## job 104
==> flow/design.v <==
module CPU(clk, rst, memoryData, memoryAddress, dataOut, readSignal, writeSignal, AC);
input clk;
input rst;  
input [15:0] memoryData;
reg [3:0] state;
reg [5:0] PC;
reg [10:0] MAR;
reg signed [15:0] MBR;
reg [3:0] opcode;
reg M;
reg [15:0] IR;
reg zeroFlag, overflowFlag, carryFlag, negativeFlag;
output reg readSignal;
output reg writeSignal;
output reg signed [15:0] AC;
output reg [15:0] dataOut; 
output reg [10:0] memoryAddress;
reg signed [15:0] result;
parameter Load = 4'd1, Store = 4'd2, Add = 4'd3, Sub = 4'd4, Mul = 4'd5, Div = 4'd6 , Branch = 4'd7, BRZ = 4'd8;
always @ (posedge clk) begin
	if (rst) begin
	PC <= 0;
	state = 0;
	AC <= 0;
	dataOut <= 0;
	memoryAddress <= 0;
	zeroFlag = 0;
	overflowFlag = 0;
	carryFlag = 0;
	negativeFlag = 0;
	readSignal = 1;
	writeSignal = 0;
	end
	else
	case (state)
		0: begin  
			MAR <= PC;
			state = 1;
		end
		1: begin  
			writeSignal = 0;
			readSignal = 1;
			memoryAddress <= MAR;
			PC <= PC + 1;
			state = 2;
		end
		2:state = 3;  
		3: begin
			MBR <= memoryData;
			state = 4;
		end
		4: begin
			IR <= MBR;
			state = 5;
		end
		5: begin  
			opcode <= IR[15:12];
			M <= IR[11];
			MAR <= IR[10:0];
			state = 6;
		end
		6: begin
				if (opcode == Branch) begin  
					PC <= MAR; 
					state = 0;
				end
				else if (opcode == BRZ) begin  
					if(zeroFlag == 1 && M == 1) begin
						PC <= MAR;
						state = 0;
					end
					else begin
						state = 0;
					end
				end
				else begin
					state = 7;
				end
		end
		7: begin
			if (opcode == Store) begin
				memoryAddress <= MAR;
			end
			state = 8;
		end
		8: begin
			if (opcode == Store) begin  
				writeSignal = 1;
				readSignal = 0;
				dataOut <= AC;
				state = 0;
			end
			else begin
				state = 9;
			end
		end
		9: begin
			writeSignal = 0;
			readSignal = 1;
			if(M == 1) begin
				memoryAddress <= MAR;
			end
			state = 10;
			end
		10: begin
			state = 11;
		end
		11: begin
			if (M == 1) begin
				MBR <= memoryData;
			end
			else if (M == 0) begin
				MBR <= $signed(IR[10:0]);
			end
			state = 12;
		end
		12: begin  
			if (opcode == Load) begin  
				AC <= MBR;
				state = 0;
			end
			else if (opcode != Add && opcode != Sub && opcode != Mul && opcode != Div) begin  
				state = 0;
			end
			else begin
				case(opcode)
				Add :  
					begin
					{carryFlag, result} = AC + MBR;
					zeroFlag = (result==0)? 1:0;
					if(AC[15]==MBR[15]) begin
					  if(MBR[15]==result[15])begin
					  overflowFlag = 0;
					  end
					  else begin
					  overflowFlag = 1;
					  end
					end
					else begin
					overflowFlag = 0;
					end						
					negativeFlag =(result[15]==1)? 1:0;	
					end
				Sub :  
					begin
					{carryFlag, result} = AC - MBR;
					zeroFlag = (result==0)? 1:0;
					if(AC[15]==MBR[15]) begin
					  if(MBR[15]==result[15])begin
					  overflowFlag = 0;
					  end
					  else begin
					  overflowFlag = 1;
					  end
					end
					else begin
					overflowFlag = 0;
					end
					negativeFlag =(result[15]==1)? 1:0;
					end
				Mul :  
					begin
					result = AC * MBR;
					zeroFlag = (result==0)? 1:0;
					if(result > 16'h0FFF || result < 16'hF000) begin
					overflowFlag = 1;
					end
					else begin
						overflowFlag = 0;
					end
					negativeFlag =(result[15]==1)? 1:0;
					end	
				Div :  
					begin
					if (MBR == 0) result = 0;  
					else result = AC / MBR;
					zeroFlag = (result==0)? 1:0;
					negativeFlag =(result[15]==1)? 1:0;
					end						
			endcase  
			AC <= result;
			state = 0;
			end
		end
	endcase
end
endmodule
Settings: LEC_CHECK=0, CAP_MARGIN=20, CORE_MARGIN=2, CORE_UTILIZATION=72, CTS_CLUSTER_DIAMETER=374, CTS_CLUSTER_SIZE=10, MAX_ROUTING_LAYER=met4, PLACE_DENSITY=0.6, SETUP_SLACK_MARGIN=2.54, SLEW_MARGIN=20; clock period 8.53 ns.
run.sh (not shown) runs the stock make flow with config.mk's settings and CLKGATE_MAP_FILE=.
Job 104 | ERROR | clock tree synthesis (4_1_cts)
## Diff of input files: job 101 against job 104
- ABC_AREA newly set to 1
- SETUP_SLACK_MARGIN removed (was 2.54)
- CTS_CLUSTER_SIZE changed from 10 to 96
- CTS_CLUSTER_DIAMETER removed (was 374)
- CORE_UTILIZATION changed from 72 to 62
- MAX_ROUTING_LAYER removed (was met4)
- the clock period (ns, I/O delays scaled along) changed from 8.53 to 23.0
--- outcome ---
Number of distinct library cells after synthesis went down by more than a quarter going from job 104 to job 101. Summary of the comparison: width of the die is higher in job 101, relative to job 104. Cmp job 101 and job 104 / core region area / lower: job 104. The half-perimeter wire length after detailed placement in job 101 is 0.79 times that in job 104. Total standard cell area after synthesis shrinks slightly when moving from job 104 to job 101. What job 101 reported for net count of the mapped netlist has to be multiplied by 0.852 to get the figure for job 104. Job 101: aborted in global routing (5_1_grt) (tool error).

---

== job 7123 ==
Starts from the design.v that is shown in full above.
Settings: LEC_CHECK=0, CAP_MARGIN=20, CORE_ASPECT_RATIO=0.74, CORE_MARGIN=2, CORE_UTILIZATION=44, CTS_CLUSTER_SIZE=73, GPL_TIMING_DRIVEN=1, MAX_ROUTING_LAYER=met4, PLACE_DENSITY=0.6, SLEW_MARGIN=15; clock period 42.0 ns.
#### Input delta (job 1591 over job 7123)
- clearing MAX_ROUTING_LAYER, which used to be met4
- clearing GPL_TIMING_DRIVEN, which used to be 1
- swapping 44 for 70 in CORE_UTILIZATION
- putting ABC_AREA at 1 where nothing was set
- swapping 15 for 20 in SLEW_MARGIN
- clearing CORE_ASPECT_RATIO, which used to be 0.74
- putting CTS_CLUSTER_DIAMETER at 188 where nothing was set
- swapping 0.6 for 0.37 in PLACE_DENSITY
- swapping 73 for 46 in CTS_CLUSTER_SIZE
- putting TNS_END_PERCENT at 15 where nothing was set
## What came out
Cell leakage power on job 1591 is up relative to job 7123.
Job 7123 → job 1591: number of antenna violations at the first check in global routing shows an increase of 1, power increased 2.7%, horizontal extent of the die now smaller.
Job 1591 against job 7123; number of standard cells after synthesis is up by more than 10%.
Looking at utilization, job 1591 sits 27 points above job 7123.
The following lists how job 8644 was set up differently from job 1591:
- clearing ABC_AREA, which used to be 1
- swapping 188 for 245 in CTS_CLUSTER_DIAMETER
- swapping 70 for 40 in CORE_UTILIZATION
- swapping 0.37 for 0.6 in PLACE_DENSITY
- swapping 46 for 98 in CTS_CLUSTER_SIZE
==> results <==
Job 1591 -> job 8644: overall power increased slightly
Job 8644 vs. job 1591: final-stage net count went down by 458.
Between job 1591 and job 8644, the worst-case headroom to the max-slew limit is higher for job 8644.
Lower initial cell density of the core among job 1591 and job 8644: job 8644
On combinational power, job 1591 tracks job 8644 almost exactly.
Diff job 1591 -> job 8644 | wire length of the first global-routing pass | up by a little under 10%
Comparing job 1591 and job 8644, the lower setup slack was measured on job 8644.
Growth of design area from synthesis to finish in job 8644 vs job 1591: up 3.1 points
Die area: higher on job 8644
## Diff of input files: job 5577 against job 8644
- clearing CTS_CLUSTER_SIZE, which used to be 98
- putting ABC_AREA at 1 where nothing was set
- swapping 40 for 58 in CORE_UTILIZATION
- clearing CTS_CLUSTER_DIAMETER, which used to be 245
- clearing TNS_END_PERCENT, which used to be 15
- swapping 42.0 for 28.8 in the clock period (ns, I/O delays scaled along)
### Flow results
Job 8644 → job 5577: share of final layout cell area taken by clock buffers and inverters saw a decrease; cell count after placement saw an increase.
Delta (job 5577 minus job 8644): number of gates resized after CTS rose by 16; count of clock-net buffers in the final layout went up by 2; global-route wire length before repair moved down.
Power figures rest on the tool's default switching activity, not on a simulated workload.
